==> run G <==
Design usb_top_level, start of the top module:
module usb_top_level(
    input logic clk,
    input logic n_rst,
    input logic hsel,
    input logic [3:0] haddr,
    input logic [1:0] htrans,
    input logic  [1:0] hsize,
    input logic hwrite,
    input logic [31:0] hwdata,
    output logic [31:0] hrdata,
    output logic hresp,
    output logic hready,
    output logic d_mode,
    input logic d_plus_in,
    input logic d_minus_in,
    output logic d_plus_out,
    output logic d_minus_out,
    output logic [6:0] buffer_occupancy,
    output logic get_rx_data,
    output logic [3:0] tx_packet,
    output logic tx_transfer_active
);
==> flow/config.mk <==
export PLATFORM = sky130hd
export DESIGN_NAME = usb_top_level
export DESIGN_NICKNAME = usb_top_level
export VERILOG_FILES = /design/flow/design.v
export SDC_FILE = /design/flow/constraint.sdc
export NUM_CORES = 4
export LEC_CHECK = 0
export ABC_AREA = 1
export CAP_MARGIN = 40
export CORE_ASPECT_RATIO = 0.52
export CORE_MARGIN = 2
export CORE_UTILIZATION = 40
export CTS_CLUSTER_SIZE = 70
export GPL_ROUTABILITY_DRIVEN = 0
export GPL_TIMING_DRIVEN = 1
export HOLD_SLACK_MARGIN = 0.04
export MAX_ROUTING_LAYER = met4
export PLACE_DENSITY_LB_ADDON = 0.29
export SETUP_SLACK_MARGIN = 0.19
export SLEW_MARGIN = 40
export TNS_END_PERCENT = 10
==> flow/constraint.sdc <==
create_clock -name core_clock -period 3.92 [get_ports {clk}]
set_input_delay 0.7840 -clock core_clock [delete_from_list [all_inputs] [get_ports {clk}]]
set_output_delay 0.7840 -clock core_clock [all_outputs]
set_load 0.01 [all_outputs]
run.sh (not shown) runs the stock make flow with config.mk's settings and CLKGATE_MAP_FILE=.
==> inputs of run F, as changes to run G <==
==> flow/config.mk (replaced) <==
export PLATFORM = sky130hd
export DESIGN_NAME = usb_top_level
export DESIGN_NICKNAME = usb_top_level
export VERILOG_FILES = /design/flow/design.v
export SDC_FILE = /design/flow/constraint.sdc
export NUM_CORES = 4
export LEC_CHECK = 0
export CAP_MARGIN = 20
export CORE_MARGIN = 5
export CORE_UTILIZATION = 40
export CTS_CLUSTER_SIZE = 86
export GPL_TIMING_DRIVEN = 0
export PLACE_DENSITY_LB_ADDON = 0.29
export SLEW_MARGIN = 20
export TNS_END_PERCENT = 10
==> flow/constraint.sdc (replaced) <==
create_clock -name core_clock -period 10.0 [get_ports {clk}]
set_input_delay 2.0000 -clock core_clock [delete_from_list [all_inputs] [get_ports {clk}]]
set_output_delay 2.0000 -clock core_clock [all_outputs]
set_load 0.01 [all_outputs]
==> comparison <==
Between run G and run F, the lower cell count is in run F (gap about 13%, measured against run F).
Against run G, the clock-buffer cell count of run F is higher by 23.
Between run G and run F, the lower total power is in run F (gap 130%, measured against run F).
Of run F and run G, run G has the higher sequential power (gap about 60%, measured against run G).
Of run F and run G, run F has the higher non-clock buffer count (gap 180).
Against run F, the clock power of run G is higher by 120%.
Against run G, the combinational power of run F is smaller by 51%.
==> figures <==
                                                                              run G                     run F
Result of the run                                                    finished clean            finished clean
Layout Utilization                                                            46.1%                     46.3%
Class of the most critical hold timing path                                in2async                   reg2reg
GR Layer Usage met3                                                           20.4%                     15.0%
Placed wire-length estimate                                                  128 mm                    159 mm
Placed Instances                                                               7019                      6154
Synth Area in Adders                                                         0.902%                    0.940%
Wire length of the first global-routing pass                                 247 mm                    288 mm
Synth top cell by count                                    sky130_fd_sc_hd__nand2_1  sky130_fd_sc_hd__dfrtp_1
Fraction of standard cell area in multi-input logic                           37.0%                     40.0%
Met2 routed wirelength                                                      55.0 mm                   80.0 mm
Number of buffer and inverter stages on the critical path                         4                         3
Area figure in the yosys stat output                                    42500 sq um               40700 sq um
Gate Area                                                               18000 sq um               18800 sq um
Static power due to leakage                                               0.0221 uW                 0.0204 uW
Power per Cell Area                                                     486 nW/um^2               221 nW/um^2

==> run D: inputs <==
Starting RTL as in the previous note.
## usb_top_level
module usb_top_level(
    input logic clk,
    input logic n_rst,
    input logic hsel,
    input logic [3:0] haddr,
    input logic [1:0] htrans,
    input logic  [1:0] hsize,
    input logic hwrite,
    input logic [31:0] hwdata,
    output logic [31:0] hrdata,
    output logic hresp,
    output logic hready,
    output logic d_mode,
    input logic d_plus_in,
    input logic d_minus_in,
    output logic d_plus_out,
    output logic d_minus_out,
    output logic [6:0] buffer_occupancy,
    output logic get_rx_data,
    output logic [3:0] tx_packet,
    output logic tx_transfer_active
);
make LEC_CHECK=0 ABC_AREA=1 CAP_MARGIN=20 CELL_PAD_IN_SITES_DETAIL_PLACEMENT=1 CELL_PAD_IN_SITES_GLOBAL_PLACEMENT=0 CORE_MARGIN=2 CORE_UTILIZATION=39 CTS_CLUSTER_DIAMETER=385 CTS_CLUSTER_SIZE=21 GPL_ROUTABILITY_DRIVEN=0 GPL_TIMING_DRIVEN=0 MAX_ROUTING_LAYER=met4 MIN_ROUTING_LAYER=met2 PLACE_DENSITY=0.93 SLEW_MARGIN=0 TNS_END_PERCENT=35 finish   # period 4.08 ns
==> run H: changes against run D <==
==> flow/config.mk (replaced) <==
export PLATFORM = sky130hd
export DESIGN_NAME = usb_top_level
export DESIGN_NICKNAME = usb_top_level
export VERILOG_FILES = /design/flow/design.v
export SDC_FILE = /design/flow/constraint.sdc
export NUM_CORES = 4
export LEC_CHECK = 0
export CAP_MARGIN = 20
export CELL_PAD_IN_SITES_GLOBAL_PLACEMENT = 2
export CORE_MARGIN = 2
export CORE_UTILIZATION = 45
export CTS_CLUSTER_DIAMETER = 170
export GPL_ROUTABILITY_DRIVEN = 0
export MAX_ROUTING_LAYER = met4
export SETUP_SLACK_MARGIN = 0.55
export SLEW_MARGIN = 20
export TNS_END_PERCENT = 35
==> flow/constraint.sdc (replaced) <==
create_clock -name core_clock -period 5.41 [get_ports {clk}]
set_input_delay 1.0820 -clock core_clock [delete_from_list [all_inputs] [get_ports {clk}]]
set_output_delay 1.0820 -clock core_clock [all_outputs]
set_load 0.01 [all_outputs]
==> Implementation_results.wiki <==
== Metrics ==
{| class="wikitable"
! Metric !! Value
|-
| Outcome || aborted with a tool error
|-
| Stop stage || global routing
|-
| Error text reported by the tool || [ERROR GRT-0116] Global routing finished with congestion. Check the congestion regions in the DRC Viewer.
|-
| Number of standard-cell rows in the floorplan || 121
|-
| Leftover overflow at the end of global routing || 9,244
|-
| Top cells by count || 1,315 x sky130_fd_sc_hd__nand2_1, 855 x sky130_fd_sc_hd__inv_1, 782 x sky130_fd_sc_hd__dfrtp_1, 622 x sky130_fd_sc_hd__o21ai_0, 399 x sky130_fd_sc_hd__nand3_1
|}
the above is filed under run D

==> Implementation_results.wiki <==
=== Synthesis and place and route ===
{| class="wikitable"
! Metric !! Value
|-
| Leftover overflow at the end of global routing || 0
|-
| Most frequently used flop master after synthesis || sky130_fd_sc_hd__dfrtp_1
|-
| Cell area after placement || 43,600 µm²
|-
| Detailed-routing wirelength on met1 || 71,200 µm
|-
| Die Wd || 305 µm
|-
| Nonclk buf count || 298
|-
| Top cells by count || 782 x sky130_fd_sc_hd__dfrtp_1, 554 x sky130_fd_sc_hd__nor2_1, 548 x sky130_fd_sc_hd__a21oi_1, 487 x sky130_fd_sc_hd__nand3_1, 472 x sky130_fd_sc_hd__nand2_1
|-
| Synth unique cells || 94
|-
| Outcome || no timing/DRC/antenna violations
|}
the above is filed under run H


==> run a: inputs <==
usb_top_level again, from the RTL that the note above started with.
Settings: LEC_CHECK=0, CAP_MARGIN=20, CELL_PAD_IN_SITES_GLOBAL_PLACEMENT=0, CORE_MARGIN=2, CORE_UTILIZATION=41, CTS_CLUSTER_DIAMETER=64, GPL_ROUTABILITY_DRIVEN=1, HOLD_SLACK_MARGIN=-0.08, PLACE_DENSITY_LB_ADDON=0.08, SETUP_SLACK_MARGIN=3.09, SLEW_MARGIN=20; clock period 11.3 ns.
==> inputs of run b, as changes to run a <==
Settings changed: CAP_MARGIN 20 to 5, CELL_PAD_IN_SITES_GLOBAL_PLACEMENT 0 to unset, CORE_UTILIZATION 41 to 66, CTS_CLUSTER_DIAMETER 64 to unset, GPL_ROUTABILITY_DRIVEN 1 to unset, HOLD_SLACK_MARGIN -0.08 to unset, PLACE_DENSITY_LB_ADDON 0.08 to unset, SETUP_SLACK_MARGIN 3.09 to 0.1, TNS_END_PERCENT set to 5.
==> flow/constraint.sdc (replaced) <==
create_clock -name core_clock -period 3.7 [get_ports {clk}]
set_input_delay 0.7400 -clock core_clock [delete_from_list [all_inputs] [get_ports {clk}]]
set_output_delay 0.7400 -clock core_clock [all_outputs]
set_load 0.01 [all_outputs]
==> flow_summary.yaml <==
# yosys + openroad results
run_status:
  status: "no timing/DRC/antenna violations"
timing:
  rsz0062_at_grt: "false"
worst_setup_path:
  rrSetupSlack_ns: 6.52
global_route:
  grt_use_met3_pct: 7.29
  grt_pass1_wl_mm: 246
layout:
  sh_seq_area_pct: 43.7
(the above is from run a)
==> flow_summary.yaml <==
# yosys + openroad results
run_status:
  status: "complete, but fails checks"
  so.violations: "negative setup slack"
timing:
  setup_viol_count_final: 13
  finalWorstSetupSlack_ns: -0.0945
global_route:
  grt_pass1_wl_mm: 255
  grt_use_met3_pct: 19.5
floorplan:
  chipArea_sq_um: 63700
worst_setup_path:
  rrSetupSlack_ns: -0.09
(the above is from run b)

==> inputs of job 6595 <==
usb_top_level again, from the RTL that the note above started with.
## usb_top_level
module usb_top_level(
    input logic clk,
    input logic n_rst,
    input logic hsel,
    input logic [3:0] haddr,
    input logic [1:0] htrans,
    input logic  [1:0] hsize,
    input logic hwrite,
    input logic [31:0] hwdata,
    output logic [31:0] hrdata,
    output logic hresp,
    output logic hready,
    output logic d_mode,
    input logic d_plus_in,
    input logic d_minus_in,
    output logic d_plus_out,
    output logic d_minus_out,
    output logic [6:0] buffer_occupancy,
    output logic get_rx_data,
    output logic [3:0] tx_packet,
    output logic tx_transfer_active
);
==> flow/config.mk <==
export PLATFORM = sky130hd
export DESIGN_NAME = usb_top_level
export DESIGN_NICKNAME = usb_top_level
export VERILOG_FILES = /design/flow/design.v
export SDC_FILE = /design/flow/constraint.sdc
export NUM_CORES = 4
export LEC_CHECK = 0
export ABC_AREA = 0
export CAP_MARGIN = 40
export CORE_ASPECT_RATIO = 1.22
export CORE_MARGIN = 2
export CORE_UTILIZATION = 60
export CTS_CLUSTER_SIZE = 20
export GPL_ROUTABILITY_DRIVEN = 1
export GPL_TIMING_DRIVEN = 1
export SETUP_SLACK_MARGIN = 0.2
export SLEW_MARGIN = 30
==> flow/constraint.sdc <==
create_clock -name core_clock -period 4.9 [get_ports {clk}]
set_input_delay 0.9800 -clock core_clock [delete_from_list [all_inputs] [get_ports {clk}]]
set_output_delay 0.9800 -clock core_clock [all_outputs]
set_load 0.01 [all_outputs]
==> job 9647: changes against job 6595 <==
Settings changed: CAP_MARGIN 40 to 0, CORE_ASPECT_RATIO 1.22 to 1.06, CORE_UTILIZATION 60 to 72, CTS_CLUSTER_DIAMETER from default to 289, CTS_CLUSTER_SIZE 20 to 23, PLACE_DENSITY_LB_ADDON from default to 0.28, SETUP_SLACK_MARGIN 0.2 to 1.09.
==> flow/constraint.sdc (replaced) <==
create_clock -name core_clock -period 3.7 [get_ports {clk}]
set_input_delay 0.7400 -clock core_clock [delete_from_list [all_inputs] [get_ports {clk}]]
set_output_delay 0.7400 -clock core_clock [all_outputs]
set_load 0.01 [all_outputs]
==> job 6477: changes against job 6595 <==
Settings changed: ABC_AREA 0 to 1, CAP_MARGIN 40 to 15, CORE_ASPECT_RATIO 1.22 to 1.05, CORE_UTILIZATION 60 to 70, CTS_CLUSTER_DIAMETER from default to 345, SETUP_SLACK_MARGIN 0.2 to 0.51.
==> flow/constraint.sdc (replaced) <==
create_clock -name core_clock -period 3.71 [get_ports {clk}]
set_input_delay 0.7420 -clock core_clock [delete_from_list [all_inputs] [get_ports {clk}]]
set_output_delay 0.7420 -clock core_clock [all_outputs]
set_load 0.01 [all_outputs]
==> job 7891: changes against job 6595 <==
Settings changed: ABC_AREA 0 to default, CAP_MARGIN 40 to 20, CORE_ASPECT_RATIO 1.22 to default, CORE_UTILIZATION 60 to 68, CTS_CLUSTER_SIZE 20 to 50, GPL_ROUTABILITY_DRIVEN 1 to default, GPL_TIMING_DRIVEN 1 to default, SETUP_SLACK_MARGIN 0.2 to default, SLEW_MARGIN 30 to 20.
==> flow/constraint.sdc (replaced) <==
create_clock -name core_clock -period 7.61 [get_ports {clk}]
set_input_delay 1.5220 -clock core_clock [delete_from_list [all_inputs] [get_ports {clk}]]
set_output_delay 1.5220 -clock core_clock [all_outputs]
set_load 0.01 [all_outputs]
==> results <==
Outcome: job 9647 aborted with a tool error; job 6595 complete, no violations; job 7891 complete, no violations; job 6477 complete, no violations
Last stage reached: job 9647 5_1_grt; job 6595 -; job 7891 -; job 6477 -
Worst path depth: job 9647 -; job 6595 11; job 7891 9; job 6477 14
Number of detailed-routing iterations run before antenna repair: job 9647 -; job 6595 6; job 7891 27; job 6477 21
Detailed Route WL: job 9647 -; job 6595 163000 um; job 7891 159000 um; job 6477 157000 um
Antenna violation net count after detailed routing: job 9647 -; job 6595 0; job 7891 0; job 6477 0
Reg2Reg Setup Slack: job 9647 -; job 6595 590 ps; job 7891 2550 ps; job 6477 180 ps
Accumulated negative setup slack: job 9647 -; job 6595 0 ps; job 7891 0 ps; job 6477 0 ps
Post-DP HPWL: job 9647 112000 um; job 6595 111000 um; job 7891 101000 um; job 6477 109000 um
Worst ir drop on vdd: job 9647 -; job 6595 0.350 mV; job 7891 0.283 mV; job 6477 0.514 mV
Worst slew margin relative to its limit: job 9647 -; job 6595 32.5%; job 7891 14.5%; job 6477 36.3%
Tool warnings: job 9647 -; job 6595 51; job 7891 56; job 6477 46
Critical path launch point: job 9647 -; job 6595 BUFFER.store_ptr_controller.store_ptr[0]$_DFFE_PN0P_; job 7891 BUFFER.get_ptr_controller.get_ptr[2]$_DFFE_PN0P_; job 6477 BUFFER.store_ptr_controller.store_ptr[0]$_DFFE_PN0P_
Final non-clock buffer share: job 9647 -; job 6595 6.66%; job 7891 4.04%; job 6477 7.12%
Met2 WL: job 9647 -; job 6595 70700 um; job 7891 66500 um; job 6477 65000 um
Most numerous cell in the Yosys netlist: job 9647 sky130_fd_sc_hd__dfrtp_1; job 6595 sky130_fd_sc_hd__dfrtp_1; job 7891 sky130_fd_sc_hd__dfrtp_1; job 6477 sky130_fd_sc_hd__nand2_1
Nonclk inv count: job 9647 -; job 6595 81; job 7891 81; job 6477 871
Max layer used: job 9647 -; job 6595 met5; job 7891 met5; job 6477 met5
Layout clock buffers: job 9647 -; job 6595 114; job 7891 121; job 6477 56
Number of H-tree levels: job 9647 2; job 6595 3; job 7891 3; job 6477 2
Power Clock: job 9647 -; job 6595 6840 uW; job 7891 4160 uW; job 6477 5340 uW
Placed insts: job 9647 5522; job 6595 5538; job 7891 5264; job 6477 6423
Number of nets in the layout: job 9647 -; job 6595 4797; job 7891 4660; job 6477 5803

==> inputs of 06-15 <==
usb_top_level again, from the RTL that the note above started with.
==> flow/config.mk <==
export PLATFORM = sky130hd
export DESIGN_NAME = usb_top_level
export DESIGN_NICKNAME = usb_top_level
export VERILOG_FILES = /design/flow/design.v
export SDC_FILE = /design/flow/constraint.sdc
export NUM_CORES = 4
export LEC_CHECK = 0
export ABC_AREA = 0
export CAP_MARGIN = 10
export CELL_PAD_IN_SITES_DETAIL_PLACEMENT = 2
export CORE_ASPECT_RATIO = 1.22
export CORE_MARGIN = 2
export CORE_UTILIZATION = 34
export CTS_CLUSTER_SIZE = 72
export GPL_ROUTABILITY_DRIVEN = 0
export GPL_TIMING_DRIVEN = 0
export MAX_ROUTING_LAYER = met4
export PLACE_DENSITY = 0.88
export SETUP_SLACK_MARGIN = 0.2
export SLEW_MARGIN = 30
==> flow/constraint.sdc <==
create_clock -name core_clock -period 8.44 [get_ports {clk}]
set_input_delay 1.6880 -clock core_clock [delete_from_list [all_inputs] [get_ports {clk}]]
set_output_delay 1.6880 -clock core_clock [all_outputs]
set_load 0.01 [all_outputs]
==> 03-18 (differences from 06-15) <==
==> flow/config.mk (replaced) <==
export PLATFORM = sky130hd
export DESIGN_NAME = usb_top_level
export DESIGN_NICKNAME = usb_top_level
export VERILOG_FILES = /design/flow/design.v
export SDC_FILE = /design/flow/constraint.sdc
export NUM_CORES = 4
export LEC_CHECK = 0
export CAP_MARGIN = 20
export CORE_MARGIN = 2
export CORE_UTILIZATION = 45
export SLEW_MARGIN = 20
==> flow/constraint.sdc (replaced) <==
create_clock -name core_clock -period 4.09 [get_ports {clk}]
set_input_delay 0.8180 -clock core_clock [delete_from_list [all_inputs] [get_ports {clk}]]
set_output_delay 0.8180 -clock core_clock [all_outputs]
set_load 0.01 [all_outputs]
==> 10-14 (differences from 06-15) <==
==> flow/config.mk (replaced) <==
export PLATFORM = sky130hd
export DESIGN_NAME = usb_top_level
export DESIGN_NICKNAME = usb_top_level
export VERILOG_FILES = /design/flow/design.v
export SDC_FILE = /design/flow/constraint.sdc
export NUM_CORES = 4
export LEC_CHECK = 0
export ABC_AREA = 0
export CAP_MARGIN = 15
export CORE_ASPECT_RATIO = 1.22
export CORE_MARGIN = 2
export CORE_UTILIZATION = 66
export CTS_CLUSTER_SIZE = 20
export GPL_ROUTABILITY_DRIVEN = 1
export GPL_TIMING_DRIVEN = 1
export SETUP_SLACK_MARGIN = 0.2
export SLEW_MARGIN = 30
==> flow/constraint.sdc (replaced) <==
create_clock -name core_clock -period 3.83 [get_ports {clk}]
set_input_delay 0.7660 -clock core_clock [delete_from_list [all_inputs] [get_ports {clk}]]
set_output_delay 0.7660 -clock core_clock [all_outputs]
set_load 0.01 [all_outputs]
==> 01-26 (differences from 06-15) <==
==> flow/config.mk (replaced) <==
export PLATFORM = sky130hd
export DESIGN_NAME = usb_top_level
export DESIGN_NICKNAME = usb_top_level
export VERILOG_FILES = /design/flow/design.v
export SDC_FILE = /design/flow/constraint.sdc
export NUM_CORES = 4
export LEC_CHECK = 0
export ABC_AREA = 1
export CAP_MARGIN = 20
export CORE_MARGIN = 2
export CORE_UTILIZATION = 63
export SLEW_MARGIN = 20
==> flow/constraint.sdc (replaced) <==
create_clock -name core_clock -period 4.4 [get_ports {clk}]
set_input_delay 0.8800 -clock core_clock [delete_from_list [all_inputs] [get_ports {clk}]]
set_output_delay 0.8800 -clock core_clock [all_outputs]
set_load 0.01 [all_outputs]
==> results.toml <==
# generated from flow reports
[status]
status = "did not finish"
haltStage = "global routing"
firstError = "[ERROR GRT-0116] Global routing finished with congestion. Check the congestion regions in the DRC Viewer."

[global_routing]
use_met1 = 0.776
grt_usage = 0.813

[yosys]
syn_area_mm2 = 0.0407
fa_ha_area_frac = 0.00940

[place]
dp.cells = 6343

[floorplanning]
die_h_um = 386
die_area_mm2 = 0.123
The numbers above come from 06-15.

==> results.toml <==
# synthesis and place-and-route metrics
[status]
status = "finished clean"

[place]
dp.cells = 6411

[global_routing]
use_met1 = 0.594

[floorplanning]
die_h_um = 264

[yosys]
syn_area_mm2 = 0.0425
fa_ha_area_frac = 0.00902
The numbers above come from 01-26.

==> results.toml <==
# synthesis and place-and-route metrics
[status]
status = "failed layout checks"
violations = "negative setup slack"

[sta]
fin_ws_ns = -0.0720
setup_viol_count_final = 2

[floorplanning]
die_h_um = 278

[global_routing]
use_met1 = 0.600
The numbers above come from 10-14.

==> results.toml <==
# synthesis and place-and-route metrics
[global_routing]
grt_pass1_wl_mm = 245
use_met1 = 0.512

[cts]
h-tree-depth = 3

[floorplanning]
die_h_um = 305

[place]
dp.cells = 5923

[yosys]
syn_area_mm2 = 0.0407
synth_warnings = 31

[status]
status = "finished clean"
The numbers above come from 03-18.

No activity file was given, so power comes from the tool's default toggle rates.
